`flow/run.sh`:
```
#!/bin/bash
# the make line also repeats each setting of config.mk as NAME=value (left out here)
make -C /OpenROAD-flow-scripts/flow DESIGN_CONFIG=/design/flow/config.mk WORK_HOME=/design/flow/orfs CLKGATE_MAP_FILE= finish
```
`flow/design.v`:
```
`timescale 1ns / 1ps
module ALU(output_data, zero, sourceA, sourceB, ALUSel);
parameter word_size = 32;
input [word_size-1:0] sourceA, sourceB;
input [2:0] ALUSel; 
output reg [word_size-1:0] output_data;
output zero;
always @(sourceA, sourceB, ALUSel) begin
	case (ALUSel)
		3'b000: output_data = sourceA + sourceB;
		3'b001: output_data = sourceA - sourceB;
		3'b010: output_data = ($signed(sourceA) < $signed(sourceB))? 1 : 0;
		3'b011: output_data = (sourceA >> sourceB);
		3'b100: output_data = (sourceA << sourceB);
		3'b101: output_data = sourceA | sourceB;
		4'b110: output_data = sourceA & sourceB;
		4'b111: output_data = sourceA ^ sourceB;
		default: output_data = 0;
	endcase
end
assign zero = (output_data == 0);
endmodule
`timescale 1ns / 1ps
module RegFile (rna,rnb,d,wn,we,clk,clrn,qa,qb);
	input 	[4:0]	rna,rnb,wn;
	input 	[31:0] 	d;
	input		we,clk,clrn;
	output 	[31:0] 	qa,qb;
	reg 	[31:0] 	register [0:31];  
	assign qa = (rna == 0)? 0 : register[rna];  
	assign qb = (rnb == 0)? 0 : register[rnb];  
	always @(posedge clk) begin
		if ((wn != 0) && (we == 1))  
			register[wn] <= d;
	end
endmodule
`timescale 1ns / 1ps
module holding_reg(output_data, input_data, write, clk, reset, resetData);
parameter word_size = 32;
input [word_size-1:0] input_data;
input [word_size-1:0] resetData;
input	write, clk, reset;
output [word_size-1:0] output_data;
reg [word_size-1:0] content;
assign output_data = content;
always @(posedge clk) begin
	if (reset) begin
		content <= resetData;
	end
	else if (write) begin
		content <= input_data;
	end
end
endmodule
`timescale 1ns / 1ps
module mux_1bit(output_data, input_data0, input_data1, select);
parameter word_size = 32;
input select;
input [word_size-1:0] input_data0, input_data1;
output reg [word_size-1:0] output_data;
always @(select or input_data0 or input_data1) begin
	case (select)
		0: output_data <= input_data0;
		1: output_data <= input_data1;
		default: output_data <= 0;
	endcase
end
endmodule
`timescale 1ns / 1ps
module mux_2bit(output_data, input_data0, input_data1, input_data2, input_data3, select);
parameter word_size = 32;
input [1:0] select;
input [word_size-1:0] input_data0, input_data1, input_data2, input_data3;
output reg [word_size-1:0] output_data;
always @(input_data0 or input_data1 or input_data2 or input_data3 or select) begin
	case (select)
		0: output_data <= input_data0;
		1: output_data <= input_data1;
		2: output_data <= input_data2;
		3: output_data <= input_data3;
		default: output_data <= 0;
	endcase
end
endmodule
`timescale 1ns / 1ps
module read_mux(output_data, input_data0, input_data1, input_data2, select);
parameter word_size = 5;
input [1:0] select;
input [word_size-1:0] input_data0, input_data1, input_data2;
output reg [word_size-1:0] output_data;
always @(select or input_data0 or input_data1 or input_data2) begin
	case (select)
		2'b00: output_data <= input_data0;
		2'b01: output_data <= input_data1;
		2'b10: output_data <= input_data2;
		default: output_data <= 0;
	endcase
end
endmodule
`timescale 1ns / 1ps
module sign_extend(input_data, output_data);
parameter word_size = 32;
parameter imm_size = 16;
input [imm_size-1:0] input_data;
output [word_size-1:0] output_data;
assign output_data = $signed(input_data);
endmodule
`timescale 1ns / 1ps
module zero_extend(input_data, output_data);
parameter word_size = 32;
parameter imm_size = 16;
input [imm_size-1:0] input_data;
output [word_size-1:0] output_data;
assign output_data = $unsigned(input_data);
endmodule
`timescale 1ns / 1ps
module sa_extend(input_data, output_data);
parameter word_size = 32;
parameter sa_size = 5;
input [sa_size-1:0] input_data;
output [word_size-1:0] output_data;
assign output_data = $unsigned(input_data);
endmodule
`timescale 1ns / 1ps
module CU(decode, clk, reset, zero, RegWre, PCWre, IRWre, ALUSrcB, ALUOp, ALUM2Reg, RegOut, DataMemRw,
     PCSrc, ExtSel, InsMemRW, WrRegData, SAExt , state, next_state, halted);
	input clk;
	input reset;
	input [5:0] decode;
	input zero;
	output reg RegWre,PCWre,IRWre,ALUSrcB,ALUM2Reg,DataMemRw,ExtSel, InsMemRW, WrRegData, SAExt;
	output reg [1:0] PCSrc;
	output reg [1:0] RegOut;
	output reg [2:0] ALUOp;
	output reg [2:0] state;
	output reg [2:0] next_state;
	output reg halted;
	parameter [2:0] sif   = 3'b000,
						 sid   = 3'b001,
						 sexe1 = 3'b110,
						 sexe2 = 3'b101,
						 sexe3 = 3'b010,
						 smem  = 3'b011,
						 swb1  = 3'b111,
						 swb2  = 3'b100;
	parameter [5:0] op_add  = 6'b000000,
						 op_sub  = 6'b000001,
						 op_addi = 6'b000010,
						 op_or   = 6'b010000,
						 op_and  = 6'b010001,
						 op_ori  = 6'b010010,
						 op_sll  = 6'b011000,
						 op_move = 6'b100000,
						 op_slt  = 6'b100111,
						 op_sw   = 6'b110000,
						 op_lw   = 6'b110001,
						 op_beq  = 6'b110100,
						 op_j    = 6'b111000,
						 op_jr   = 6'b111001,
						 op_jal  = 6'b111010,
						 op_halt = 6'b111111;
	always @(posedge clk) begin
		if (reset) begin
			state <= sif;
			halted <= 0;
		end else begin
			state <= next_state;
			if (state == sid && decode == op_halt)
				halted <= 1;
		end
	end
	always @(*) begin
		PCWre = 0;       
		IRWre = 0;       
		PCSrc = 2'b00;   
		ExtSel = 0;      
		SAExt = 0;       
		ALUSrcB = 0;     
		ALUOp = 3'b000;  
		DataMemRw = 0;   
		ALUM2Reg = 0;    
		RegOut = 2'b10;  
		RegWre = 0;      
		WrRegData = 0;   
		InsMemRW = 0;    
		next_state = state;
		if (reset) begin
			IRWre = 1;
			next_state = sif;
		end else begin
			case (state)
				sif: begin
					next_state = sid;
					IRWre = 1;
				end
				sid: begin
					case (decode)
						op_add : begin next_state = sexe1; end
						op_sub : begin next_state = sexe1; end
						op_addi: begin next_state = sexe1; ExtSel = 1; end
						op_or  : begin next_state = sexe1; end
						op_and : begin next_state = sexe1; end
						op_ori : begin next_state = sexe1; ExtSel = 1; end
						op_move: begin next_state = sexe1; end
						op_slt : begin next_state = sexe1; end
						op_sll : begin next_state = sexe1; end
						op_beq : begin next_state = sexe2; ExtSel = 1; end
						op_sw  : begin next_state = sexe3; ExtSel = 1; end
						op_lw  : begin next_state = sexe3; ExtSel = 1; end
						op_j   : begin next_state = sif; PCWre = 1; PCSrc = 2'b11; end
						op_jal : begin next_state = sif; PCWre = 1; PCSrc = 2'b11; RegOut = 2'b00; RegWre = 1; end
						op_jr  : begin next_state = sif; PCWre = 1; PCSrc = 2'b10; end
						op_halt: begin next_state = sif; end
						default: ;
					endcase
				end
				sexe1: begin
					next_state = swb1;
					WrRegData = 1;
					case (decode)
						op_add :begin ALUOp = 3'b000; end
						op_sub :begin ALUOp = 3'b001; end
						op_addi:begin ALUOp = 3'b000; ALUSrcB = 1; end
						op_or  :begin ALUOp = 3'b101; end
						op_and :begin ALUOp = 3'b110; end
						op_ori :begin ALUOp = 3'b101; ALUSrcB = 1; end
						op_move:begin ALUOp = 3'b000; end
						op_slt :begin ALUOp = 3'b010; end
						op_sll :begin ALUOp = 3'b100; ALUSrcB = 1; SAExt = 1; end
						default: ;
					endcase
				end
				sexe2: begin
					next_state = sif;
					ALUOp = 3'b001;
					PCWre = 1;
					PCSrc = zero ? 2'b01 : 2'b00;
				end
				sexe3: begin
					case (decode)
						op_sw  : begin next_state = smem; ALUOp = 3'b000; ALUSrcB = 1; end
						op_lw  : begin next_state = smem; ALUOp = 3'b000; ALUSrcB = 1; end
						default: ;
					endcase
				end
				smem: begin
					case (decode)
						op_sw  : begin next_state = sif; DataMemRw = 1; PCWre = 1; end
						op_lw  : begin next_state = swb2; ALUM2Reg = 1; end
						default: ;
					endcase
				end
				swb1: begin
					next_state = sif;
					PCWre = 1;
					WrRegData = 1;
					RegWre = 1;
					case (decode)
						op_add : begin RegOut = 2'b10; end
						op_sub : begin RegOut = 2'b10; end
						op_addi: begin RegOut = 2'b01; end
						op_or  : begin RegOut = 2'b10; end
						op_and : begin RegOut = 2'b10; end
						op_ori : begin RegOut = 2'b01; end
						op_move: begin RegOut = 2'b10; end
						op_slt : begin RegOut = 2'b10; end
						op_sll : begin RegOut = 2'b10; end
						default: ;
					endcase
				end
				swb2: begin
					next_state = sif;
					PCWre = 1;
					WrRegData = 1;
					RegWre = 1;
					RegOut = 2'b01;
				end
			endcase
		end
	end
endmodule
`timescale 1ns / 1ps
module DataPath(decode, clk, reset, zero, RegWre, PCWre, IRWre, ALUSrcB, ALUOp, ALUM2Reg, RegOut, DataMemRw,
     PCSrc, ExtSel, InsMemRW, WrRegData, SAExt, initPC, PCout,
     IMout, DMout, DAddr, DWData, DWe);
	input clk;
	input reset;
	output [5:0] decode;
	output zero;
	input RegWre,PCWre,ALUSrcB,ALUM2Reg,DataMemRw,ExtSel, InsMemRW, IRWre, WrRegData, SAExt;
	input [1:0] PCSrc;
	input [1:0] RegOut;
	input [2:0] ALUOp;
	input [31:0] initPC;
	input [31:0] IMout;       
	input [31:0] DMout;       
	output [31:0] DAddr;
	output [31:0] DWData;
	output DWe;
	parameter word_size = 32;
	parameter zero32 = 32'h0000;
	wire [word_size-1:0] PCin; 
	output [word_size-1:0] PCout;
	wire [word_size-1:0] IRout;
	wire [word_size-1:0] MDRout;
	wire [word_size-1:0] MDRin;
	wire [word_size-1:0] immZE, immSE, saSAE;
	wire [4:0] write_address;
	wire [word_size-1:0] write_data;
	wire [word_size-1:0] read_data_1, read_data_2;
	wire [word_size-1:0] Aout, Bout;
	wire [word_size-1:0] top_extend_wire;
	wire [word_size-1:0] origin_extend_wire;
	wire [word_size-1:0]	sourceB;
	wire [word_size-1:0] ALU_wire;
	wire [word_size-1:0] ALUOut_wire;
	wire [15:0] immediate;
	wire [4:0] rs, rt, rd, sa;
	wire [25:0] j_address;
	assign decode = IRout[31:26];
	assign immediate = IRout[15:0];
	assign rs = IRout[25:21];
	assign rt = IRout[20:16];
	assign rd = IRout[15:11];
	assign sa = IRout[10:6];
	assign j_address[25:0] = IRout[25:0];
	assign DAddr = ALUOut_wire;
	assign DWData = Bout;
	assign DWe = DataMemRw;
	RegFile		RF(rs, rt, write_data, write_address, RegWre,
						clk, 1'b1, read_data_1, read_data_2);
	holding_reg IR(IRout, IMout, IRWre, clk, reset, zero32);
	holding_reg	A(Aout, read_data_1, 1'b1, clk, reset, zero32);
	holding_reg B(Bout, read_data_2, 1'b1, clk, reset, zero32);
	holding_reg	ALUOut(ALUOut_wire, ALU_wire, 1'b1, clk, reset, zero32);
	holding_reg MDR(MDRout, MDRin, 1'b1, clk, reset, zero32);
	zero_extend	ZE(immediate, immZE);
	sign_extend SE(immediate, immSE);
	sa_extend   SAE(sa, saSAE);
	mux_1bit extend_mux(origin_extend_wire, immZE, immSE, ExtSel);
	mux_1bit sa_extend_mux(top_extend_wire, origin_extend_wire, saSAE,  SAExt);
	read_mux	read_sel_mux(write_address, 5'b11111, rt, rd, RegOut); 
	mux_1bit write_data_mux(write_data,PCout+4, MDRout,  WrRegData);
	mux_1bit ALUSrcB_mux(sourceB, Bout, top_extend_wire, ALUSrcB);
	mux_1bit ALUM2Reg_mux(MDRin, ALU_wire, DMout, ALUM2Reg);
	wire [31:0] jump_address;
	assign jump_address[31:28] = PCout[31:28];
	assign jump_address[27:2] = j_address[25:0];
	assign jump_address[1:0] = 2'b00;
	mux_2bit	PC_mux(PCin,
						 PCout+4,        
						 PCout+4+(immSE<<2),  
						 read_data_1,    
						 jump_address,  
						 PCSrc);
	holding_reg	PC(PCout, PCin, PCWre, clk, reset, initPC);
	ALU	mainALU(ALU_wire, zero, Aout, sourceB, ALUOp);
endmodule
`timescale 1ns / 1ps
module CPU(clk, reset, initPC,
			  imem_addr, imem_rdata,
			  dmem_addr, dmem_wdata, dmem_we, dmem_rdata,
			  halted);
	input clk, reset;
	input [31:0] initPC;
	output [31:0] imem_addr;
	input  [31:0] imem_rdata;
	output [31:0] dmem_addr;
	output [31:0] dmem_wdata;
	output dmem_we;
	input  [31:0] dmem_rdata;
	output halted;
	wire [5:0] decode;
	wire zero, RegWre,PCWre,ALUSrcB,ALUM2Reg,DataMemRw,ExtSel, InsMemRW, IRWre, WrRegData, SAExt;
	wire [1:0] PCSrc;
	wire [1:0] RegOut;
	wire [2:0] ALUOp;
	wire [2:0] state, next_state;
	wire [31:0] PCout;
	assign imem_addr = PCout;
	CU _CU(decode, clk, reset, zero, RegWre, PCWre, IRWre, ALUSrcB, ALUOp, ALUM2Reg, RegOut, DataMemRw,
     PCSrc, ExtSel, InsMemRW, WrRegData, SAExt, state, next_state, halted);
	DataPath _DataPath(decode, clk, reset, zero, RegWre, PCWre, IRWre, ALUSrcB, ALUOp, ALUM2Reg, RegOut, DataMemRw,
     PCSrc, ExtSel, InsMemRW, WrRegData, SAExt, initPC, PCout,
     imem_rdata, dmem_rdata, dmem_addr, dmem_wdata, dmem_we);
endmodule
```
`flow/constraint.sdc`:
```
create_clock -name core_clock -period 8.28 [get_ports {clk}]
set_input_delay 1.6560 -clock core_clock [delete_from_list [all_inputs] [get_ports {clk}]]
set_output_delay 1.6560 -clock core_clock [all_outputs]
set_load 0.01 [all_outputs]
```
`flow/config.mk`:
```
export PLATFORM = sky130hd
export DESIGN_NAME = CPU
export DESIGN_NICKNAME = CPU
export VERILOG_FILES = /design/flow/design.v
export SDC_FILE = /design/flow/constraint.sdc
export NUM_CORES = 4
export LEC_CHECK = 0
export ABC_AREA = 1
export CAP_MARGIN = 15
export CELL_PAD_IN_SITES_DETAIL_PLACEMENT = 1
export CELL_PAD_IN_SITES_GLOBAL_PLACEMENT = 1
export CORE_ASPECT_RATIO = 1.56
export CORE_MARGIN = 2
export CORE_UTILIZATION = 42
export CTS_CLUSTER_DIAMETER = 355
export GPL_ROUTABILITY_DRIVEN = 1
export GPL_TIMING_DRIVEN = 0
export MAX_ROUTING_LAYER = met4
export MIN_ROUTING_LAYER = met2
export PLACE_DENSITY_LB_ADDON = 0.16
export SETUP_SLACK_MARGIN = -0.74
export SLEW_MARGIN = 15
export TNS_END_PERCENT = 95
```
==> reports/summary.txt, run 1 <==
Synth async-reset ratio - 0
placed insts - 9963
XOR Share, Synth - 0.00674
cell with the most instances after synthesis - o21ai_0
post-CTS sizing - 0
dpl ws - -1.58 ns
Dominant comb cell - AND-OR/OR-AND gates
grt total ovfl - 10.2k
Synth Seq Share - 0.531
Post-CTS Setup Inserts - 0
status - aborted with a tool error
Root Driver - clkbuf_16
total CTS buffers - 120
Total Routing Usage GR - 1.07
top cells by count - o21ai_0 (1223), nor2_1 (1095), edfxtp_1 (1056), nand2_1 (1049), inv_1 (501)
Basic Gates by Area - 0.167
post-synth design cell area - 66300 um^2
Chip Height - 500 um
CTS Sinks - 1230
Top-Level Pins - 196
Max-area cell share - 0.479
die width - 322 um
dpl hpwl - 386000 um
Mux area share - 0
Core ar. - 157000 um^2
Cells after Synth - 7554
Post-synth EDFFs - 1056
Commonest flop - edfxtp_1
Exit stage - 5_1_grt
synth top area cells - edfxtp_1 (48%), o21ai_0 (9.2%), nor2_1 (6.2%)
placed cell area - 75200 um^2
Std-Cell Rows - 182
Synth area leader - edfxtp_1
Synth cell types - 60
Adder Share, Synth - 0.0266
Synth warnings - 7
stop err - [ERROR GRT-0116] Global routing finished with congestion. Check the congestion regions in the DRC Viewer.
IO buf count - 194
Mean Syn Cell Area - 8.77 um^2
yosys cell count - 7554
total die size - 161000 um^2
Clock Tree Buf Depth - 3
routability cong. - 1.60
FP Util - 0.422
yosys stat area - 66300 um^2
Seq cells post-synth - 1230
H-tree depth - 3
Post-Synth AOI/OAI Area - 0.206
hold_buf cts - 0
per-layer routing:
metal / overflow / GRT usage
met4: 1383 / 0.961
met5: - / -
met3: 5153 / 1.15
met2: 3644 / 1.07
met1: - / -
==> run 2: changes to the inputs <==
- CELL_PAD_IN_SITES_DETAIL_PLACEMENT: 1 -> default
- CELL_PAD_IN_SITES_GLOBAL_PLACEMENT: 1 -> default
- CORE_ASPECT_RATIO: 1.56 -> default
- CORE_UTILIZATION: 42 -> 25
- CTS_CLUSTER_DIAMETER: 355 -> default
- GPL_ROUTABILITY_DRIVEN: 1 -> default
- GPL_TIMING_DRIVEN: 0 -> default
- HOLD_SLACK_MARGIN: default -> -0.06
- MAX_ROUTING_LAYER: met4 -> default
- MIN_ROUTING_LAYER: met2 -> default
- PLACE_DENSITY_LB_ADDON: 0.16 -> default
- SETUP_SLACK_MARGIN: -0.74 -> default
- SLEW_MARGIN: 15 -> 20
- TNS_END_PERCENT: 95 -> default
- clock period: 8.28 -> 15.2 ns (I/O delays scaled with it)
==> run 2 against run 1 <==
  * Now clean on timing, DRC and antenna
  * Area after synthesis stayed put
  * Die area is 67% higher
  * Synthesized cell count stayed put
==> reports/summary.txt, run 2 <==
Synth area leader - edfxtp_1
Critical path origin - reset
yosys cell count - 7554
post-synth design cell area - 66300 um^2
DRT antenna net count - 0
Basic Gates by Area - 0.167
Post-synth EDFFs - 1056
Comb pwr share - 0.437
Std-Cell Rows - 189
Tool Warnings - 116
first-pass GRT wire length - 410000 um
Setup CP Type - primary input to flip-flop
RSZ-0062 raised after global routing - false
DRT iter0 DRCs - 8840
final setup vio count - 0
Worst Hold End - _CU.state[1]
total die size - 269000 um^2
slew of the pin with the lowest slew margin - 1.18 ns
Worst Hold Path Cells - 2
Hold WS - 0.475 ns
comb pwr - 6.20 mW
Chip Height - 519 um
vias in the first global route - 58.0k
Worst Path Max Fanout - 53
R2R depth - 33
Cells after Synth - 7554
yosys stat area - 66300 um^2
Net Sw Frac - 0.456
Slew HR - 0.217
Worst path max stage delay - 0.55 ns
Dominant comb cell - AND-OR/OR-AND gates
CTS tree - built
largest net degree at the start of global routing - 216
hold path start - _CU.state[6]
Int Pwr - 7.72 mW
total CTS buffers - 142
FP Util - 0.251
Mean Syn Cell Area - 8.77 um^2
r2r endpoint - _DataPath.PC.content[31]
Critical R2R Launch - _DataPath.IR.content[31]
Psw - 6.47 mW
grt total ovfl - 0
Levels on crit path - 34
Clock Tree Buf Depth - 3
peak supply drop - 0.000134 V
IO buf count - 195
Reg2Reg Setup Slack - 7.51 ns
Max-area cell share - 0.479
Pleak - 27.9 nW
Post-CTS Setup Inserts - 0
Crit path required time - 15.76 ns
Reg power frac - 0.316
Top-Level Pins - 196
CTS Sinks - 1230
MaxCap Viol Count - 0
Max Clk Rate - 0.100 GHz
Synth async-reset ratio - 0
power per cell area - 184 nW/um^2
skew final - 0.0418 ns
Final Max Slew Viols - 0
dpl hpwl - 181000 um
mean number of vias per cell - 5.52
H-tree depth - 4
DRT Wirelength - 289000 um
WP buf/inv - 8
Critical Path Start Type - primary input
antenna violations before repair - 8
clock share of power - 0.247
Top delay family on crit path - simple AND/OR/NAND/NOR gates
most frequent CP cell - nand2_1
Mux area share - 0
XOR Share, Synth - 0.00674
crit path DAT - 10.55 ns
DR WL/cell - 25.8 um
Clock Power - 3.51 mW
Root Driver - clkbuf_16
Layout fillers - 27.7k
placed insts - 10.9k
Synth warnings - 7
status - timing/DRC/antenna clean
post-CTS sizing - 0
P_seq - 4.48 mW
Top Consumer - combinational cells
cell with the most instances after synthesis - o21ai_0
fin crit share - 0.657
Final min period - 9.99 ns
P&R area growth vs syn - 16.3%
Synth cell types - 60
clk ins delay skew pair - 0.81 ns
die width - 519 um
final hold vios - 0
synth top area cells - edfxtp_1 (48%), o21ai_0 (9.2%), nor2_1 (6.2%)
Total Routing Usage GR - 0.205
first-pass iteration count of the detailed router - 7
Fin Setup TNS - 0 ns
Adder Share, Synth - 0.0266
routability cong. - 0.994
hold_buf cts - 0
CP max stage cell - buf_4
NumNets Final - 7759
DRC viols - 0
Worst-path clk slew - 0.06 ns
end of the critical path - _DataPath.PC.content[31]
routed via count - 61.7k
Commonest flop - edfxtp_1
Final Non-Filler Cells - 11.2k
Synth Seq Share - 0.531
CP endpoint kind - flip-flop
Seq cells post-synth - 1230
worst hold path class - flip-flop to flip-flop
Post-Synth AOI/OAI Area - 0.206
Core ar. - 264000 um^2
top cells by count - o21ai_0 (1223), nor2_1 (1095), edfxtp_1 (1056), nand2_1 (1049), inv_1 (501)
-- run 2: layer usage --
metal  share of wire  up-vias  global-route usage  routed length, um
li1                -    26800                   -                  -
met1            0.40    29900               0.275             116000
met4           0.050        4              0.0958              14600
met3            0.12      786              0.0480              34200
met2            0.43     4241               0.309             124000
met5        0.000083        -                   0                 24
-- run 2: area by class of cell --
cell class / count / area, um^2 / share of cell area
Timing Repair Buffer: 346 / 3150 / 0.0408
Sequential cell: 1230 / 35200 / 0.457
Tap cell: 3533 / 4420 / 0.0574
Multi-Input combinational cell: 5273 / 27500 / 0.357
Inverter: 529 / 2030 / 0.0263
Clock buffer: 188 / 3880 / 0.0504
Clock inverter: 77 / 870 / 0.0113
Antenna cell: 6 / 15.0 / 0.000195
-- run 2: per-stage QoR --
step                setup slack, ns  utilization  total power [mW]  instance area, um^2
finish                         5.21        0.291              14.2                77100
global route                   4.69        0.291              14.8                77000
CTS                            5.47        0.291              14.0                77000
detailed placement             4.62        0.273              10.5                72300
global placement               4.63        0.273              10.5                72300
floorplan                      7.06            -              7.90                66400
==> run 3: changes to the inputs <==
- ABC_AREA: 1 -> default
- CAP_MARGIN: 15 -> 20
- CORE_UTILIZATION: 25 -> 23
- HOLD_SLACK_MARGIN: -0.06 -> default
- clock period: 15.2 -> 14.4 ns (I/O delays scaled with it)
==> run 3 against run 2 <==
  * Still clean on timing, DRC and antenna
  * Via count decreased by 25%
  * Hold slack improved by 0.044 ns
  * Sequential share of layout area increased by 0.50 points
  * Area after synthesis decreased by 2.5%
  * Flip-flop count unchanged
  * Synthesized cell count decreased by 40%
==> reports/summary.txt, run 3 <==
die width - 534 um
Critical R2R Launch - _DataPath.IR.content[28]
routed via count - 46.0k
vias in the first global route - 44.8k
Clock Tree Buf Depth - 3
skew final - 0.0402 ns
total CTS buffers - 139
post-CTS sizing - 0
final hold vios - 0
cell with the most instances after synthesis - edfxtp_1
post-synth design cell area - 64600 um^2
DRT iter0 DRCs - 6470
fin crit share - 0.739
WP buf/inv - 3
Top Consumer - registers
Worst path max stage delay - 0.80 ns
FP Util - 0.231
H-tree depth - 4
mean number of vias per cell - 5.34
Dominant comb cell - multiplexers
MaxCap Viol Count - 0
Chip Height - 534 um
placed cell area - 71600 um^2
Setup CP Type - primary input to flip-flop
first-pass GRT wire length - 361000 um
Worst Hold Path Cells - 2
largest net degree at the start of global routing - 93
top cells by count - edfxtp_1 (1056), mux4_2 (536), nand2_1 (309), nor2_1 (301), a21oi_1 (245)
DRT antenna net count - 0
Clock Power - 3.61 mW
Psw - 3.22 mW
DRC viols - 0
r2r endpoint - _DataPath.PC.content[8]
Core ar. - 279000 um^2
Worst Path Max Fanout - 40
peak supply drop - 0.0000958 V
Max Clk Rate - 0.0940 GHz
hold_buf cts - 0
crit path DAT - 11.17 ns
P_seq - 4.29 mW
XOR Share, Synth - 0.0119
dpl hpwl - 176000 um
Synth area leader - edfxtp_1
Tool Warnings - 101
slew of the pin with the lowest slew margin - 1.31 ns
Final Max Slew Viols - 0
CP endpoint kind - flip-flop
Synth async-reset ratio - 0
Post-CTS Setup Inserts - 0
Slew HR - 0.126
yosys cell count - 4565
Max-area cell share - 0.491
Top-Level Pins - 196
Worst-path clk slew - 0.06 ns
Reg power frac - 0.419
Worst Hold End - _CU.halted
Int Pwr - 7.02 mW
crit-path cells - buf_6 > or4_1 > o41ai_1 > a22o_1 > buf_4 > nand2_2 > ha_1 > fa_1 > a211oi_1 > o211ai_1 > a221o_1 > o311ai_0 > a21oi_1 > a31oi_1 > a21oi_1 > mux2i_1 > nand4_1 > nor4_1 > nand4_1 > nor4_4 > buf_4 > nor2_4 > a221oi_1 > a211oi_1
Synth Seq Share - 0.545
routability cong. - 0.985
hold path start - _CU.halted
worst hold path class - flip-flop to flip-flop
yosys stat area - 64600 um^2
Critical path origin - reset
Basic Gates by Area - 0.0782
antenna violations before repair - 14
Post-Synth AOI/OAI Area - 0.0843
Commonest flop - edfxtp_1
CP max stage cell - o311ai_0
Crit path required time - 14.93 ns
synth top area cells - edfxtp_1 (49%), mux4_2 (19%), dfxtp_1 (5.4%)
CTS tree - built
IO buf count - 195
RSZ-0062 raised after global routing - false
power per cell area - 134 nW/um^2
NumNets Final - 4991
comb pwr - 2.34 mW
grt total ovfl - 0
clock share of power - 0.353
end of the critical path - _DataPath.PC.content[8]
P&R area growth vs syn - 18.0%
Root Driver - clkbuf_16
Reg2Reg Setup Slack - 5.34 ns
Pleak - 24.2 nW
Mux area share - 0.226
DRT Wirelength - 263000 um
clk ins delay skew pair - 0.82 ns
total die size - 285000 um^2
R2R depth - 23
Synth cell types - 92
Final min period - 10.64 ns
Top delay family on crit path - AND-OR/OR-AND gates
first-pass iteration count of the detailed router - 6
Cells after Synth - 4565
status - timing/DRC/antenna clean
Seq cells post-synth - 1230
Comb pwr share - 0.228
Mean Syn Cell Area - 14.2 um^2
Adder Share, Synth - 0.0273
Critical Path Start Type - primary input
DR WL/cell - 30.5 um
Total Routing Usage GR - 0.179
Std-Cell Rows - 194
Synth warnings - 7
CTS Sinks - 1230
Net Sw Frac - 0.315
Fin Setup TNS - 0 ns
Final Instance Area - 76200 um^2
Post-synth EDFFs - 1056
Levels on crit path - 24
final setup vio count - 0
run 3: cell type report:
class	count	area [um^2]
diodes	15	37.5
clock buffers	183	3850
clock inverters	76	751
fillers	28200	203000
inverters	147	552
multi-input cells	2909	28200
flip-flops and latches	1230	35200
well taps	3724	4660
repair buffers	327	2970
run 3: per-layer routing:
metal  track usage  vias up  share of wire
li1              -    18600              -
met1         0.226    24000           0.38
met2         0.287     2752           0.47
met3        0.0349      608          0.089
met4         0.101        8          0.061
met5             0        -        0.00022
run 3: per-stage QoR:
stage / hold WS (ns) / worst slack, ns / total power, mW / instances / utilization
global placement: 0.509 / 3.16 / 6.64 / 8336 / 0.256
floorplan: 0.464 / 4.55 / 5.61 / 4596 / -
CTS: 0.518 / 3.86 / 10.2 / 8595 / 0.273
detailed placement: 0.510 / 3.04 / 6.65 / 8336 / 0.256
global route: 0.522 / 3.48 / 10.5 / 8599 / 0.273
finish: 0.519 / 3.76 / 10.2 / 8611 / 0.273
==> run 4: changes to the inputs <==
- CORE_UTILIZATION: 23 -> 46
- CTS_CLUSTER_SIZE: default -> 87
- GPL_TIMING_DRIVEN: default -> 1
- HOLD_SLACK_MARGIN: default -> 0.09
- MAX_ROUTING_LAYER: default -> met5
- SETUP_SLACK_MARGIN: default -> -0.75
- TNS_END_PERCENT: default -> 5
- clock period: 14.4 -> 14.8 ns (I/O delays scaled with it)
==> run 4 against run 3 <==
  * First-iteration DRC count is 9.8% lower
  * Clock skew is 0.00064 ns lower
  * Via count is 1.3% lower
  * Sequential share of layout area is 1.5 points higher
  * Utilization is 26 points higher
  * Final area is 3.1% lower
  * Power is 3.9% lower
  * Combinational power is 5% lower
  * Largest cell class unchanged
==> reports/summary.txt, run 4 <==
RSZ-0062 raised after global routing - false
Slew HR - 0.192
top cells by count - edfxtp_1 (1056), mux4_2 (536), nand2_1 (309), nor2_1 (301), a21oi_1 (245)
Comb pwr share - 0.226
Worst Hold Path Cells - 2
Clock Tree Buf Depth - 3
slew of the pin with the lowest slew margin - 1.21 ns
Net Sw Frac - 0.312
Levels on crit path - 24
dpl hpwl - 160000 um
largest net degree at the start of global routing - 115
final hold vios - 0
Final Instance Area - 73800 um^2
grt total ovfl - 0
Worst Path Max Fanout - 51
Mux area share - 0.226
cell with the most instances after synthesis - edfxtp_1
Top-Level Pins - 196
CTS tree - built
Final Max Slew Viols - 0
Crit path required time - 15.41 ns
antenna violations before repair - 16
R2R depth - 23
Setup CP Type - primary input to flip-flop
fin crit share - 0.790
Post-Synth AOI/OAI Area - 0.0843
Final min period - 11.69 ns
FP Util - 0.463
total die size - 143000 um^2
XOR Share, Synth - 0.0119
Post-CTS Setup Inserts - 0
placed cell area - 69300 um^2
Critical R2R Launch - _DataPath.IR.content[28]
Int Pwr - 6.77 mW
WP buf/inv - 3
die width - 379 um
P&R area growth vs syn - 14.3%
Synth warnings - 7
total CTS buffers - 135
hold_buf cts - 0
Max-area cell share - 0.491
first-pass iteration count of the detailed router - 6
Std-Cell Rows - 137
CP endpoint kind - flip-flop
DR WL/cell - 36.8 um
Max Clk Rate - 0.0856 GHz
Tool Warnings - 104
Pleak - 24.2 nW
Reg power frac - 0.423
CTS Sinks - 1230
Total Routing Usage GR - 0.345
worst hold path class - flip-flop to flip-flop
yosys stat area - 64600 um^2
Worst-path clk slew - 0.06 ns
Top Consumer - registers
Synth async-reset ratio - 0
power per cell area - 133 nW/um^2
r2r endpoint - _DataPath.PC.content[14]
Dominant comb cell - multiplexers
Cells after Synth - 4565
hold path start - _DataPath.IR.content[22]
Post-synth EDFFs - 1056
Core ar. - 140000 um^2
CP max stage cell - a2111oi_1
post-synth design cell area - 64600 um^2
DRT iter0 DRCs - 5835
IO buf count - 195
vias in the first global route - 43.3k
Commonest flop - edfxtp_1
Psw - 3.08 mW
Adder Share, Synth - 0.0273
MaxCap Viol Count - 0
status - timing/DRC/antenna clean
clk ins delay skew pair - 0.81 ns
comb pwr - 2.23 mW
skew final - 0.0396 ns
Clock Power - 3.45 mW
DRT Wirelength - 248000 um
end of the critical path - _DataPath.PC.content[14]
P_seq - 4.17 mW
routed via count - 45.4k
crit path DAT - 12.30 ns
DRC viols - 0
post-CTS sizing - 0
first-pass GRT wire length - 341000 um
Basic Gates by Area - 0.0782
Synth cell types - 92
yosys cell count - 4565
DRT antenna net count - 0
Root Driver - clkbuf_16
Synth Seq Share - 0.545
routability cong. - 1.04
Worst path max stage delay - 0.78 ns
Chip Height - 379 um
final setup vio count - 0
Synth area leader - edfxtp_1
peak supply drop - 0.000102 V
crit-path cells - buf_6 > or4_1 > o41ai_1 > a22o_1 > nand2_2 > ha_1 > fa_1 > or2_2 > a221oi_1 > nor3_1 > buf_4 > o2111ai_1 > nand4b_1 > a2111oi_1 > o21ai_0 > a31oi_1 > and4_1 > o2111ai_1 > or4_1 > nor4_4 > buf_4 > or2_1 > nor2_1 > a221oi_1
H-tree depth - 4
Reg2Reg Setup Slack - 4.79 ns
Critical path origin - reset
Seq cells post-synth - 1230
Fin Setup TNS - 0 ns
Critical Path Start Type - primary input
NumNets Final - 4987
mean number of vias per cell - 6.73
Mean Syn Cell Area - 14.2 um^2
clock share of power - 0.350
synth top area cells - edfxtp_1 (49%), mux4_2 (19%), dfxtp_1 (5.4%)
Top delay family on crit path - AND-OR/OR-AND gates
==> run 4: cell type report <==
cell class              instances  area [um^2]
fillers                     11500        65700
flip-flops and latches       1230        35200
multi-input cells            2909        28200
clock buffers                 173         3670
repair buffers                327         2980
well taps                    1876         2350
clock inverters                79          870
inverters                     147          552
diodes                          2         5.00
==> run 4: metrics by stage <==
stage | cells | hold slack (ns) | setup WS [ns] | power, mW | util
after floorplan | 4596 | 0.464 | 4.87 | 5.46 | -
after CTS | 6741 | 0.510 | 3.17 | 9.84 | 0.529
after global placement | 6489 | 0.478 | 2.69 | 6.42 | 0.497
after global routing | 6741 | 0.532 | 2.64 | 10.1 | 0.529
after detailed placement | 6489 | 0.494 | 2.35 | 6.41 | 0.497
final | 6743 | 0.505 | 3.11 | 9.84 | 0.529
==> run 4: layer usage <==
| metal | GRT usage | vias to the layer above | part of all wire |
|---|---|---|---|
| met5 | 0 | - | 0.00017 |
| met4 | 0.154 | 6 | 0.051 |
| met2 | 0.534 | 2653 | 0.46 |
| met1 | 0.473 | 23600 | 0.39 |
| met3 | 0.0677 | 524 | 0.096 |
| li1 | - | 18600 | - |
==> run 5: changes to the inputs <==
- CAP_MARGIN: 20 -> 15
- CORE_UTILIZATION: 46 -> 61
- CTS_CLUSTER_DIAMETER: default -> 30
- CTS_CLUSTER_SIZE: 87 -> 25
- GPL_TIMING_DRIVEN: 1 -> default
- HOLD_SLACK_MARGIN: 0.09 -> default
- MAX_ROUTING_LAYER: met5 -> met4
- SETUP_SLACK_MARGIN: -0.75 -> 1.51
- TNS_END_PERCENT: 5 -> default
- clock period: 14.8 -> 5.2 ns (I/O delays scaled with it)
==> run 5 against run 4 <==
  * The flow now stops in 5_1_grt
  * Area after synthesis is the same
  * Synthesized cell count did not move
  * Die area decreased by 24%
==> reports/summary.txt, run 5 <==
status - aborted with a tool error
Exit stage - 5_1_grt
hold_buf cts - 0
Cells after Synth - 4565
XOR Share, Synth - 0.0119
FP Util - 0.615
total CTS buffers - 220
Root Driver - clkbuf_16
Chip Height - 329 um
die width - 329 um
Post-Synth AOI/OAI Area - 0.0843
Mean Syn Cell Area - 14.2 um^2
IO buf count - 195
Synth Seq Share - 0.545
Mux area share - 0.226
dpl hpwl - 188000 um
total die size - 109000 um^2
Synth async-reset ratio - 0
Synth warnings - 7
yosys cell count - 4565
placed cell area - 74600 um^2
Std-Cell Rows - 119
routability cong. - 1.11
Clock Tree Buf Depth - 3
placed insts - 6666
Synth cell types - 92
Synth area leader - edfxtp_1
CTS Sinks - 1230
yosys stat area - 64600 um^2
dpl ws - -2.42 ns
Max-area cell share - 0.491
Top-Level Pins - 196
H-tree depth - 4
Post-synth EDFFs - 1056
Adder Share, Synth - 0.0273
cell with the most instances after synthesis - edfxtp_1
Commonest flop - edfxtp_1
synth top area cells - edfxtp_1 (49%), mux4_2 (19%), dfxtp_1 (5.4%)
Core ar. - 105000 um^2
Seq cells post-synth - 1230
Dominant comb cell - multiplexers
Basic Gates by Area - 0.0782
top cells by count - edfxtp_1 (1056), mux4_2 (536), nand2_1 (309), nor2_1 (301), a21oi_1 (245)
post-synth design cell area - 64600 um^2
-- run 5: stage by stage --
| stage | TNS, ns | hold slack, ns | util |
|---|---|---|---|
| floorplan | -57.70 | 0.464 | - |
| global placement | -98.29 | 0.495 | 0.710 |
| detailed placement | -100.61 | 0.498 | 0.710 |
| CTS | -42.68 | 0.508 | 0.797 |
-- run 5: timing repair --
action / CTS
buffers inserted: 44
gates cloned: 1
pin swaps: 91
gates resized: 235
setup endpoints to repair: 1075
==> run 6: changes to the inputs <==
- CAP_MARGIN: 15 -> 20
- CORE_UTILIZATION: 61 -> 57
- CTS_CLUSTER_DIAMETER: 30 -> default
- CTS_CLUSTER_SIZE: 25 -> default
- MAX_ROUTING_LAYER: met4 -> default
- SETUP_SLACK_MARGIN: 1.51 -> default
==> run 6 against run 5 <==
  * The layout now fails its checks (negative setup slack)
  * Area after synthesis stayed put
  * Die area is 6.9% higher
  * Synthesized cell count stayed put
==> reports/summary.txt, run 6 <==
Adder Share, Synth - 0.0273
CTS Sinks - 1230
skew final - 0.0366 ns
Final Max Slew Viols - 0
Net Sw Frac - 0.311
Worst-path clk slew - 0.06 ns
Total Routing Usage GR - 0.438
Synth area leader - edfxtp_1
FP Util - 0.574
Final Non-Filler Cells - 7073
Root Driver - clkbuf_16
slew of the pin with the lowest slew margin - 1.31 ns
GR Util met1 - 0.580
worst setup margin - -1.17 ns
Max Clk Rate - 0.157 GHz
Max-area cell share - 0.491
DRT Wirelength - 254000 um
Top delay family on crit path - AND-OR/OR-AND gates
Comb pwr share - 0.277
Worst Hold End - _CU.halted
Worst Path Max Fanout - 4
CP max stage cell - or4_4
crit path DAT - 6.89 ns
Slew HR - 0.130
Critical Path Start Type - flip-flop
power per cell area - 363 nW/um^2
status - finished with violations
Synth warnings - 7
P_seq - 11.7 mW
Synth async-reset ratio - 0
DR WL/cell - 35.9 um
die width - 341 um
XOR Share, Synth - 0.0119
vias in the first global route - 48.9k
r2r endpoint - _DataPath.PC.content[28]
Worst Hold Path Cells - 2
Worst path max stage delay - 0.57 ns
first-pass iteration count of the detailed router - 6
total CTS buffers - 131
Core ar. - 112000 um^2
Top-Level Pins - 196
Std-Cell Rows - 123
most frequent CP cell - buf_4
Clock Tree Buf Depth - 3
WP buf/inv - 5
post-synth design cell area - 64600 um^2
violated checks - negative setup slack
mean number of vias per cell - 7.00
antenna violations before repair - 17
yosys stat area - 64600 um^2
Setup CP Type - flip-flop to flip-flop
NumNets Final - 5711
Crit path required time - 5.71 ns
IO buf count - 195
Post-Synth AOI/OAI Area - 0.0843
DRT antenna net count - 0
Layout fillers - 7403
Seq cells post-synth - 1230
final hold vios - 0
grt met2 use - 0.666
total die size - 116000 um^2
Levels on crit path - 26
CTS tree - built
CP endpoint kind - flip-flop
Commonest flop - edfxtp_1
routability cong. - 1.05
clk ins delay skew pair - 0.78 ns
clock share of power - 0.320
worst hold path class - flip-flop to flip-flop
Pleak - 28.1 nW
final setup vio count - 32
MaxCap Viol Count - 0
yosys cell count - 4565
DRC viols - 0
Chip Height - 341 um
Final min period - 6.37 ns
busiest grt layer - met2
Mean Syn Cell Area - 14.2 um^2
Basic Gates by Area - 0.0782
Psw - 9.08 mW
H-tree depth - 4
fin crit share - 1.23
RSZ-0062 raised after global routing - true
Clock Power - 9.35 mW
P&R area growth vs syn - 24.4%
Int Pwr - 20.1 mW
Dominant comb cell - multiplexers
synth top area cells - edfxtp_1 (49%), mux4_2 (19%), dfxtp_1 (5.4%)
Synth Seq Share - 0.545
dpl hpwl - 175000 um
Reg power frac - 0.402
cell with the most instances after synthesis - edfxtp_1
end of the critical path - _DataPath.PC.content[28]
Critical path origin - _CU.state[6]
comb pwr - 8.10 mW
Critical R2R Launch - _CU.state[6]
Mux area share - 0.226
DRT iter0 DRCs - 7385
Post-synth EDFFs - 1056
placed insts - 6807
dpl ws - -2.26 ns
first-pass GRT wire length - 357000 um
Top Consumer - registers
hold path start - _CU.halted
top cells by count - edfxtp_1 (1056), mux4_2 (536), nand2_1 (309), nor2_1 (301), a21oi_1 (245)
largest net degree at the start of global routing - 81
Synth cell types - 92
Cells after Synth - 4565
R2R depth - 26
GR Layer Usage met3 - 0.103
routed via count - 49.5k
Tool Warnings - 106
grt total ovfl - 0
Reg2Reg Setup Slack - -1.17 ns
peak supply drop - 0.000366 V
[run 6: metal layers]
layer / part of all wire / wire (um)
met5: 0.00028 / 71
met4: 0.073 / 18500
met3: 0.13 / 33100
met2: 0.45 / 115000
met1: 0.35 / 87800
[run 6: stage by stage]
stage               setup TNS, ns   util  hold slack, ns  cell area [um^2]  power (mW)
finish                     -34.72  0.715           0.473             80400        29.2
global route               -43.08  0.714           0.529             80400        29.9
CTS                        -34.87  0.709           0.477             79800        28.8
detailed placement         -93.92  0.668           0.463             75100        19.5
global placement           -87.41  0.668           0.455             75100        19.5
floorplan                  -57.58      -           0.464             65100        15.6
[run 6: final cells by class]
type | count | area [um^2] | area share
Sequential cell | 1230 | 35200 | 0.438
Multi-Input combinational cell | 2909 | 29000 | 0.361
Timing Repair Buffer | 1055 | 9440 | 0.117
Clock buffer | 183 | 3680 | 0.0458
Tap cell | 1500 | 1880 | 0.0233
Clock inverter | 48 | 554 | 0.00690
Inverter | 147 | 554 | 0.00690
Antenna cell | 1 | 2.50 | 0.0000311
[run 6: repair_timing]
item,in CTS,in global routing
pin swaps,40,61
endpoints found under the setup margin,53,52
hold buffers,0,0
gates resized,58,95
setup buffers,19,20
==> run 7: changes to the inputs <==
- CAP_MARGIN: 20 -> 5
- CELL_PAD_IN_SITES_GLOBAL_PLACEMENT: default -> 0
- CORE_ASPECT_RATIO: default -> 0.69
- CORE_UTILIZATION: 57 -> 70
- CTS_CLUSTER_DIAMETER: default -> 355
- CTS_CLUSTER_SIZE: default -> 35
- SETUP_SLACK_MARGIN: default -> -0.42
- clock period: 5.2 -> 6.07 ns (I/O delays scaled with it)
==> run 7 against run 6 <==
  * The run now fails in 5_1_grt
  * Area after synthesis did not move
  * Die area decreased by 18%
  * Synthesized cell count did not move
==> reports/summary.txt, run 7 <==
die width - 370 um
yosys cell count - 4565
Root Driver - clkbuf_16
top cells by count - edfxtp_1 (1056), mux4_2 (536), nand2_1 (309), nor2_1 (301), a21oi_1 (245)
Max-area cell share - 0.491
Cells after Synth - 4565
FP Util - 0.707
Synth async-reset ratio - 0
yosys stat area - 64600 um^2
Post-synth EDFFs - 1056
dpl ws - -1.82 ns
grt total ovfl - 457
Commonest flop - edfxtp_1
Total Routing Usage GR - 0.745
IO buf count - 195
Dominant comb cell - multiplexers
Core ar. - 91400 um^2
Adder Share, Synth - 0.0273
synth top area cells - edfxtp_1 (49%), mux4_2 (19%), dfxtp_1 (5.4%)
Synth area leader - edfxtp_1
Chip Height - 256 um
Synth cell types - 92
total CTS buffers - 41
Exit stage - 5_1_grt
Post-Synth AOI/OAI Area - 0.0843
Mean Syn Cell Area - 14.2 um^2
hold_buf cts - 0
CTS Sinks - 1230
stop err - [ERROR GRT-0116] Global routing finished with congestion. Check the congestion regions in the DRC Viewer.
Std-Cell Rows - 92
Mux area share - 0.226
Clock Tree Buf Depth - 3
total die size - 94800 um^2
post-synth design cell area - 64600 um^2
XOR Share, Synth - 0.0119
dpl hpwl - 206000 um
Synth Seq Share - 0.545
cell with the most instances after synthesis - edfxtp_1
H-tree depth - 2
Top-Level Pins - 196
routability cong. - 1.09
status - aborted with a tool error
Synth warnings - 7
Seq cells post-synth - 1230
Basic Gates by Area - 0.0782
## run 7: stage by stage
stage | TNS, ns | std cells | cell area [um^2] | total power [mW]
2_1_floorplan | -30.86 | 4596 | 64900 | 13.4
3_3_place_gp | -44.81 | 6385 | 73300 | 16.2
3_5_place_dp | -60.82 | 6385 | 73300 | 16.6
4_1_cts | -13.32 | 6461 | 74800 | 20.4
## run 7: repair_timing
| action | in CTS |
|---|---|
| buffers inserted | 9 |
| gates resized | 46 |
| pin swaps | 14 |
| cloned | 0 |
| endpoints found under the setup margin | 32 |
## run 7: metal layers
metal,GRT overflow,global-route usage
met1,17,0.815
met3,49,0.605
met4,162,0.595
met5,4,0.272
met2,225,0.896
==> run 8: changes to the inputs <==
- CAP_MARGIN: 5 -> 20
- CELL_PAD_IN_SITES_GLOBAL_PLACEMENT: 0 -> default
- CORE_ASPECT_RATIO: 0.69 -> default
- CORE_UTILIZATION: 70 -> 72
- CTS_CLUSTER_DIAMETER: 355 -> 329
- CTS_CLUSTER_SIZE: 35 -> 93
- PLACE_DENSITY: default -> 0.38
- SETUP_SLACK_MARGIN: -0.42 -> default
- TNS_END_PERCENT: default -> 10
- clock period: 6.07 -> 5.04 ns (I/O delays scaled with it)
==> run 8 against run 7 <==
  * The flow again stops in 5_1_grt
  * Area after synthesis unchanged
  * Synthesized cell count unchanged
  * Die area down 2.8%
==> reports/summary.txt, run 8 <==
XOR Share, Synth - 0.0119
FP Util - 0.729
Synth async-reset ratio - 0
yosys cell count - 4565
post-synth design cell area - 64600 um^2
Synth cell types - 92
dpl hpwl - 195000 um
cell with the most instances after synthesis - edfxtp_1
routability cong. - 1.15
Synth Seq Share - 0.545
Adder Share, Synth - 0.0273
synth top area cells - edfxtp_1 (49%), mux4_2 (19%), dfxtp_1 (5.4%)
H-tree depth - 1
Core ar. - 88600 um^2
Post-Synth AOI/OAI Area - 0.0843
Top-Level Pins - 196
Basic Gates by Area - 0.0782
Seq cells post-synth - 1230
total CTS buffers - 17
dpl ws - -2.33 ns
Dominant comb cell - multiplexers
Synth area leader - edfxtp_1
Clock Tree Buf Depth - 3
Mux area share - 0.226
Synth warnings - 7
yosys stat area - 64600 um^2
total die size - 92100 um^2
Exit stage - 5_1_grt
Std-Cell Rows - 109
status - aborted with a tool error
Max-area cell share - 0.491
top cells by count - edfxtp_1 (1056), mux4_2 (536), nand2_1 (309), nor2_1 (301), a21oi_1 (245)
placed cell area - 73700 um^2
Chip Height - 304 um
Root Driver - clkbuf_16
CTS Sinks - 1230
Commonest flop - edfxtp_1
IO buf count - 195
Mean Syn Cell Area - 14.2 um^2
Post-synth EDFFs - 1056
die width - 304 um
Cells after Synth - 4565
[run 8: stage by stage]
| step | power [mW] | TNS (ns) | std cells | util |
|---|---|---|---|---|
| 2_1_floorplan | 16.1 | -73.94 | 4596 | - |
| 3_3_place_gp | 19.6 | -93.99 | 6390 | 0.831 |
| 3_5_place_dp | 19.9 | -103.62 | 6390 | 0.831 |
| 4_1_cts | 23.4 | -35.91 | 6439 | 0.843 |
[run 8: what timing repair did]
action                                 in CTS
pin swaps                                  37
cloned                                      4
gates resized                              82
endpoints found under the hold margin       0
setup endpoints to repair                  63
setup buffers                              16
hold buffers                                0
==> run 9: changes to the inputs <==
- CELL_PAD_IN_SITES_GLOBAL_PLACEMENT: default -> 0
- CORE_ASPECT_RATIO: default -> 0.69
- CORE_UTILIZATION: 72 -> 68
- CTS_CLUSTER_DIAMETER: 329 -> 355
- CTS_CLUSTER_SIZE: 93 -> 17
- PLACE_DENSITY: 0.38 -> default
- SETUP_SLACK_MARGIN: default -> -0.43
- TNS_END_PERCENT: 10 -> default
- clock period: 5.04 -> 6.07 ns (I/O delays scaled with it)
==> run 9 against run 8 <==
  * The flow again stops in 5_1_grt
  * Die area increased by 5.8%
  * Area after synthesis is the same
  * Synthesized cell count did not move
==> reports/summary.txt, run 9 <==
yosys cell count - 4565
Clock Tree Buf Depth - 3
IO buf count - 195
Basic Gates by Area - 0.0782
grt total ovfl - 364
Exit stage - 5_1_grt
placed cell area - 73500 um^2
Seq cells post-synth - 1230
synth top area cells - edfxtp_1 (49%), mux4_2 (19%), dfxtp_1 (5.4%)
total die size - 97500 um^2
die width - 375 um
yosys stat area - 64600 um^2
Core ar. - 93700 um^2
Top-Level Pins - 196
Mean Syn Cell Area - 14.2 um^2
top cells by count - edfxtp_1 (1056), mux4_2 (536), nand2_1 (309), nor2_1 (301), a21oi_1 (245)
Dominant comb cell - multiplexers
Post-synth EDFFs - 1056
routability cong. - 1.07
Total Routing Usage GR - 0.734
Synth Seq Share - 0.545
FP Util - 0.690
Synth cell types - 92
Synth async-reset ratio - 0
Chip Height - 260 um
H-tree depth - 3
Adder Share, Synth - 0.0273
post-synth design cell area - 64600 um^2
Root Driver - clkbuf_16
Synth warnings - 7
dpl hpwl - 206000 um
stop err - [ERROR GRT-0116] Global routing finished with congestion. Check the congestion regions in the DRC Viewer.
Commonest flop - edfxtp_1
cell with the most instances after synthesis - edfxtp_1
Max-area cell share - 0.491
Mux area share - 0.226
Cells after Synth - 4565
CTS Sinks - 1230
status - aborted with a tool error
XOR Share, Synth - 0.0119
Synth area leader - edfxtp_1
hold_buf cts - 0
Std-Cell Rows - 93
total CTS buffers - 82
Post-Synth AOI/OAI Area - 0.0843
-- run 9: metrics by stage --
stage	cells	worst slack (ns)	power [mW]
3_5_place_dp	6408	-1.95	16.6
4_1_cts	6556	-0.771	22.3
2_1_floorplan	4596	-1.08	13.4
3_3_place_gp	6408	-1.54	16.2
-- run 9: what timing repair did --
action	CTS
buffers inserted	8
gates resized	28
setup endpoints to repair	32
pin swaps	11
-- run 9: metal layers --
layer / track usage / overflow
met4: 0.606 / 148
met3: 0.587 / 16
met1: 0.794 / 15
met5: 0.335 / 3
met2: 0.885 / 182
==> run 10: changes to the inputs <==
- CELL_PAD_IN_SITES_GLOBAL_PLACEMENT: 0 -> default
- CORE_ASPECT_RATIO: 0.69 -> default
- CORE_UTILIZATION: 68 -> 67
- CTS_CLUSTER_DIAMETER: 355 -> default
- CTS_CLUSTER_SIZE: 17 -> 37
- SETUP_SLACK_MARGIN: -0.43 -> default
- clock period: 6.07 -> 6.04 ns (I/O delays scaled with it)
==> run 10 against run 9 <==
  * The run again fails in 5_1_grt
  * Die area increased by 1.4%
  * Synthesized cell count is the same
  * Area after synthesis did not move
==> reports/summary.txt, run 10 <==
status - aborted with a tool error
Exit stage - 5_1_grt
yosys stat area - 64600 um^2
H-tree depth - 3
Synth area leader - edfxtp_1
top cells by count - edfxtp_1 (1056), mux4_2 (536), nand2_1 (309), nor2_1 (301), a21oi_1 (245)
placed cell area - 73100 um^2
Post-Synth AOI/OAI Area - 0.0843
cell with the most instances after synthesis - edfxtp_1
yosys cell count - 4565
hold_buf cts - 0
XOR Share, Synth - 0.0119
Synth warnings - 7
IO buf count - 195
synth top area cells - edfxtp_1 (49%), mux4_2 (19%), dfxtp_1 (5.4%)
Std-Cell Rows - 113
Synth Seq Share - 0.545
routability cong. - 1.12
die width - 315 um
Core ar. - 95300 um^2
Mean Syn Cell Area - 14.2 um^2
Cells after Synth - 4565
Dominant comb cell - multiplexers
Basic Gates by Area - 0.0782
Post-synth EDFFs - 1056
Mux area share - 0.226
placed insts - 6402
total CTS buffers - 119
Chip Height - 315 um
CTS Sinks - 1230
Commonest flop - edfxtp_1
Clock Tree Buf Depth - 3
Adder Share, Synth - 0.0273
Synth async-reset ratio - 0
Seq cells post-synth - 1230
dpl hpwl - 186000 um
FP Util - 0.678
Synth cell types - 92
post-synth design cell area - 64600 um^2
total die size - 98900 um^2
Root Driver - clkbuf_16
Top-Level Pins - 196
dpl ws - -1.60 ns
Max-area cell share - 0.491
## run 10: timing repair
| item | in CTS |
|---|---|
| resized | 116 |
| pin swaps | 48 |
| endpoints found under the setup margin | 33 |
| buffers inserted | 29 |
==> run 11: changes to the inputs <==
- CORE_UTILIZATION: 67 -> 25
- CTS_CLUSTER_SIZE: 37 -> default
- HOLD_SLACK_MARGIN: default -> -0.06
- clock period: 6.04 -> 10.0 ns (I/O delays scaled with it)
==> run 11 against run 10 <==
  * The run now finishes clean
  * Die area grew to 2.7 times the previous value
  * Area after synthesis is the same
  * Synthesized cell count is the same
==> reports/summary.txt, run 11 <==
CTS Sinks - 1230
hold path start - _CU.halted
Synth async-reset ratio - 0
NumNets Final - 5021
RSZ-0062 raised after global routing - false
Std-Cell Rows - 186
Critical Path Start Type - primary input
Max Clk Rate - 0.113 GHz
P_seq - 6.19 mW
skew final - 0.0326 ns
DRT Wirelength - 257000 um
FP Util - 0.251
peak supply drop - 0.000193 V
Synth cell types - 92
Setup CP Type - primary input to flip-flop
Clock Power - 4.97 mW
Clock Tree Buf Depth - 3
crit path DAT - 9.40 ns
Post-synth EDFFs - 1056
Final Max Slew Viols - 0
crit-path cells - buf_6 > or4_1 > o41ai_1 > a22o_1 > nand2_2 > buf_4 > ha_1 > fa_1 > a211oi_1 > o211ai_1 > a221o_1 > o311ai_0 > a21oi_1 > a31oi_1 > a21oi_1 > mux2i_1 > nand4_1 > nor4_1 > nand4_1 > nor4_4 > buf_12 > or2_1 > mux2i_1 > a221o_1
CP endpoint kind - flip-flop
CP max stage cell - o311ai_0
Synth area leader - edfxtp_1
Pleak - 24.3 nW
comb pwr - 3.36 mW
slew of the pin with the lowest slew margin - 1.16 ns
Dominant comb cell - multiplexers
Layout fillers - 25.7k
Chip Height - 512 um
R2R depth - 25
total CTS buffers - 135
P&R area growth vs syn - 17.5%
grt total ovfl - 0
r2r endpoint - _DataPath.PC.content[28]
Reg power frac - 0.426
first-pass iteration count of the detailed router - 6
worst setup margin - 1.13 ns
XOR Share, Synth - 0.0119
Commonest flop - edfxtp_1
dpl hpwl - 169000 um
MaxCap Viol Count - 0
Worst path max stage delay - 0.62 ns
Fin Setup TNS - 0 ns
DRT antenna net count - 0
Levels on crit path - 24
logic area - 28200 um^2
Reg area - 35200 um^2
H-tree depth - 4
Final min period - 8.87 ns
Slew HR - 0.228
total die size - 262000 um^2
largest net degree at the start of global routing - 114
final hold vios - 0
WP buf/inv - 3
final setup vio count - 0
antenna violations before repair - 13
end of the critical path - _DataPath.PC.content[28]
Mean Syn Cell Area - 14.2 um^2
post-CTS sizing - 0
yosys cell count - 4565
hold_buf cts - 0
Cells after Synth - 4565
Worst Path Max Fanout - 41
Adder Share, Synth - 0.0273
post-synth design cell area - 64600 um^2
Core ar. - 257000 um^2
Top-Level Pins - 196
worst hold path class - flip-flop to flip-flop
Tool Warnings - 110
Total Routing Usage GR - 0.190
Layout Utilization - 0.296
Top delay family on crit path - AND-OR/OR-AND gates
clock share of power - 0.343
Worst-path clk slew - 0.06 ns
DRC viols - 0
Synth Seq Share - 0.545
Net Sw Frac - 0.314
Root Driver - clkbuf_16
clk ins delay skew pair - 0.81 ns
Post-Synth AOI/OAI Area - 0.0843
mean number of vias per cell - 5.55
DRT iter0 DRCs - 6670
Basic Gates by Area - 0.0782
Critical R2R Launch - _DataPath.IR.content[29]
routability cong. - 1.01
Worst Hold End - _CU.halted
dpl ws - 0.550 ns
first-pass GRT wire length - 356000 um
die width - 512 um
yosys stat area - 64600 um^2
Mux area share - 0.226
Critical path origin - reset
status - timing/DRC/antenna clean
Reg2Reg Setup Slack - 1.55 ns
DR WL/cell - 31.0 um
Worst Hold Path Cells - 2
power per cell area - 191 nW/um^2
Psw - 4.56 mW
Crit path required time - 10.53 ns
Int Pwr - 9.95 mW
fin crit share - 0.887
Seq cells post-synth - 1230
Post-CTS Setup Inserts - 0
Synth warnings - 7
IO buf count - 195
Max-area cell share - 0.491
cell with the most instances after synthesis - edfxtp_1
Top Consumer - registers
top cells by count - edfxtp_1 (1056), mux4_2 (536), nand2_1 (309), nor2_1 (301), a21oi_1 (245)
routed via count - 45.9k
vias in the first global route - 45.3k
synth top area cells - edfxtp_1 (49%), mux4_2 (19%), dfxtp_1 (5.4%)
Comb pwr share - 0.231
CTS tree - built
run 11: final cells by class:
class / count / share of cell area
Clock inverter: 59 / 0.00839
Sequential cell: 1230 / 0.464
Tap cell: 3384 / 0.0558
Multi-Input combinational cell: 2909 / 0.371
Timing Repair Buffer: 361 / 0.0444
Inverter: 147 / 0.00727
Antenna cell: 7 / 0.000231
Clock buffer: 184 / 0.0488
run 11: metal layers:
layer / vias up / global-route usage / routed length, um
met3: 586 / 0.0419 / 25600
li1: 18700 / - / -
met1: 23800 / 0.240 / 96500
met5: - / 0 / 21
met2: 2850 / 0.304 / 119000
met4: 4 / 0.102 / 15900
run 11: per-stage QoR:
stage                     instance area, um^2  std cells  total power [mW]  hold WS, ns
after global routing                    75900       8274              14.9        0.518
after global placement                  71400       8025              9.54        0.475
after detailed placement                71600       8031              9.56        0.494
after floorplan                         64700       4596              8.08        0.464
after CTS                               75900       8274              14.5        0.505
final                                   75900       8281              14.5        0.499
==> run 12: changes to the inputs <==
- CELL_PAD_IN_SITES_GLOBAL_PLACEMENT: default -> 0
- CORE_ASPECT_RATIO: default -> 0.69
- CORE_UTILIZATION: 25 -> 65
- CTS_CLUSTER_DIAMETER: default -> 28
- HOLD_SLACK_MARGIN: -0.06 -> default
- SETUP_SLACK_MARGIN: default -> 1.47
- clock period: 10.0 -> 6.07 ns (I/O delays scaled with it)
==> run 12 against run 11 <==
  * The run now fails in 5_1_grt
  * Synthesized cell count unchanged
  * Area after synthesis unchanged
  * Die area down 61%
==> reports/summary.txt, run 12 <==
status - aborted with a tool error
Exit stage - 5_1_grt
stop err - [ERROR GRT-0116] Global routing finished with congestion. Check the congestion regions in the DRC Viewer.
placed cell area - 73700 um^2
post-synth design cell area - 64600 um^2
Clock Tree Buf Depth - 3
Post-synth EDFFs - 1056
Mux area share - 0.226
Adder Share, Synth - 0.0273
dpl hpwl - 198000 um
Mean Syn Cell Area - 14.2 um^2
Commonest flop - edfxtp_1
top cells by count - edfxtp_1 (1056), mux4_2 (536), nand2_1 (309), nor2_1 (301), a21oi_1 (245)
Post-Synth AOI/OAI Area - 0.0843
Core ar. - 99000 um^2
total die size - 102000 um^2
Synth Seq Share - 0.545
FP Util - 0.653
Synth async-reset ratio - 0
routability cong. - 1.08
grt total ovfl - 1062
Seq cells post-synth - 1230
XOR Share, Synth - 0.0119
Chip Height - 266 um
Top-Level Pins - 196
Std-Cell Rows - 96
synth top area cells - edfxtp_1 (49%), mux4_2 (19%), dfxtp_1 (5.4%)
yosys stat area - 64600 um^2
Synth cell types - 92
H-tree depth - 4
yosys cell count - 4565
placed insts - 6510
IO buf count - 195
Cells after Synth - 4565
Basic Gates by Area - 0.0782
Synth area leader - edfxtp_1
CTS Sinks - 1230
Root Driver - clkbuf_16
cell with the most instances after synthesis - edfxtp_1
Dominant comb cell - multiplexers
Total Routing Usage GR - 0.782
total CTS buffers - 188
Synth warnings - 7
Max-area cell share - 0.491
die width - 384 um
run 12: repair_timing:
item	4_1_cts
setup endpoints to repair	158
hold buffers	0
gates cloned	1
pin swaps	87
resized	225
setup buffers	45
run 12: stage by stage:
stage	setup WS, ns	setup TNS, ns
2_1_floorplan	-1.08	-30.80
3_3_place_gp	-1.58	-47.81
3_5_place_dp	-1.74	-55.20
4_1_cts	-0.441	-11.79
run 12: layer usage:
layer / global-route usage / GRT overflow
met5: 0.367 / 6
met4: 0.667 / 345
met3: 0.650 / 60
met2: 0.924 / 595
met1: 0.835 / 56
==> run 13: changes to the inputs <==
- CELL_PAD_IN_SITES_GLOBAL_PLACEMENT: 0 -> default
- CORE_ASPECT_RATIO: 0.69 -> default
- CORE_UTILIZATION: 65 -> 58
- CTS_CLUSTER_DIAMETER: 28 -> default
- SETUP_SLACK_MARGIN: 1.47 -> default
- clock period: 6.07 -> 5.03 ns (I/O delays scaled with it)
==> run 13 against run 12 <==
  * The layout now fails its checks (negative setup slack)
  * Die area grew 12%
  * Area after synthesis is the same
  * Synthesized cell count is the same
==> reports/summary.txt, run 13 <==
status - finished with violations
violated checks - negative setup slack
worst hold path class - flip-flop to flip-flop
Chip Height - 338 um
Int Pwr - 20.9 mW
crit path DAT - 6.94 ns
DRT antenna net count - 0
Layout Utilization - 0.727
Cells after Synth - 4565
comb pwr - 8.54 mW
Worst Hold Path Cells - 2
dpl ws - -2.39 ns
dpl hpwl - 172000 um
NumNets Final - 5698
yosys stat area - 64600 um^2
P_seq - 12.1 mW
DRC viols - 0
Levels on crit path - 29
worst setup margin - -1.38 ns
routability cong. - 1.06
Top Consumer - registers
yosys cell count - 4565
Basic Gates by Area - 0.0782
skew final - 0.0423 ns
hold path start - _CU.halted
Final Max Slew Viols - 0
clock share of power - 0.326
total CTS buffers - 130
peak supply drop - 0.000366 V
Slew HR - 0.0875
Worst Path Max Fanout - 7
clk ins delay skew pair - 0.78 ns
Max-area cell share - 0.491
end of the critical path - _DataPath.PC.content[5]
Adder Share, Synth - 0.0273
Seq cells post-synth - 1230
Post-synth EDFFs - 1056
Final Instance Area - 80300 um^2
Mean Syn Cell Area - 14.2 um^2
Commonest flop - edfxtp_1
Synth warnings - 7
Root Driver - clkbuf_16
DR WL/cell - 37.8 um
Top delay family on crit path - AND-OR/OR-AND gates
Worst path max stage delay - 0.56 ns
post-synth design cell area - 64600 um^2
routed via count - 51.1k
hold_buf cts - 0
Tool Warnings - 109
Core ar. - 111000 um^2
Reg power frac - 0.396
Std-Cell Rows - 122
RSZ-0062 raised after global routing - true
P&R area growth vs syn - 24.4%
CTS tree - built
vias in the first global route - 49.9k
Pleak - 28.1 nW
Net Sw Frac - 0.320
first-pass GRT wire length - 370000 um
r2r endpoint - _DataPath.PC.content[5]
final setup vio count - 39
Critical path origin - _CU.state[1]
slew of the pin with the lowest slew margin - 1.37 ns
H-tree depth - 4
first-pass iteration count of the detailed router - 10
Critical Path Start Type - flip-flop
Synth async-reset ratio - 0
R2R depth - 29
Critical R2R Launch - _CU.state[1]
Mux area share - 0.226
antenna violations before repair - 19
Reg2Reg Setup Slack - -1.38 ns
grt met2 use - 0.692
IO buf count - 195
mean number of vias per cell - 7.23
WP buf/inv - 9
Psw - 9.81 mW
CP max stage cell - or4_4
DRT Wirelength - 267000 um
Crit path required time - 5.57 ns
Final min period - 6.41 ns
GR Util met1 - 0.594
Clock Tree Buf Depth - 3
largest net degree at the start of global routing - 122
fin crit share - 1.27
CTS Sinks - 1230
synth top area cells - edfxtp_1 (49%), mux4_2 (19%), dfxtp_1 (5.4%)
FP Util - 0.585
Setup CP Type - flip-flop to flip-flop
CP endpoint kind - flip-flop
grt total ovfl - 0
GR Layer Usage met3 - 0.157
Hold WS - 0.519 ns
die width - 338 um
Post-Synth AOI/OAI Area - 0.0843
Dominant comb cell - multiplexers
Worst-path clk slew - 0.07 ns
Max Clk Rate - 0.156 GHz
top cells by count - edfxtp_1 (1056), mux4_2 (536), nand2_1 (309), nor2_1 (301), a21oi_1 (245)
Worst Hold End - _CU.halted
MaxCap Viol Count - 0
busiest grt layer - met2
Comb pwr share - 0.278
DRT iter0 DRCs - 8186
Synth area leader - edfxtp_1
cell with the most instances after synthesis - edfxtp_1
Clock Power - 9.99 mW
power per cell area - 382 nW/um^2
Synth Seq Share - 0.545
Synth cell types - 92
total die size - 114000 um^2
placed cell area - 74900 um^2
XOR Share, Synth - 0.0119
Top-Level Pins - 196
Total Routing Usage GR - 0.469
Fin Setup TNS - -42.39 ns
final hold vios - 0
==> run 13: routing by layer <==
metal / part of all wire / up-vias / routed length (um)
met3: 0.15 / 1177 / 40200
met5: 0.00058 / - / 155
met1: 0.33 / 25000 / 87100
met2: 0.44 / 4859 / 117000
met4: 0.083 / 18 / 22100
li1: - / 20000 / -
==> run 13: final cells by class <==
| class | instances | area [um^2] |
|---|---|---|
| Antenna cell | 6 | 15.0 |
| Clock buffer | 166 | 3540 |
| Clock inverter | 75 | 830 |
| Fill cell | 6975 | 30200 |
| Inverter | 147 | 554 |
| Multi-Input combinational cell | 2911 | 29100 |
| Sequential cell | 1230 | 35200 |
| Tap cell | 1488 | 1860 |
| Timing Repair Buffer | 1041 | 9180 |
==> run 13: timing repair <==
| item | 4_1_cts | 5_1_grt |
|---|---|---|
| cloned | 1 | 1 |
| gates resized | 67 | 106 |
| setup endpoints to repair | 53 | 56 |
| pin swaps | 21 | 39 |
| buffers inserted | 16 | 15 |
==> run 13: metrics by stage <==
stage | std cells | power, mW
2_1_floorplan | 4596 | 16.2
3_3_place_gp | 6784 | 20.1
3_5_place_dp | 6784 | 20.2
4_1_cts | 7042 | 30.1
5_1_grt | 7059 | 31.3
6_report | 7064 | 30.7
Power is estimated from default activity; no workload was simulated.
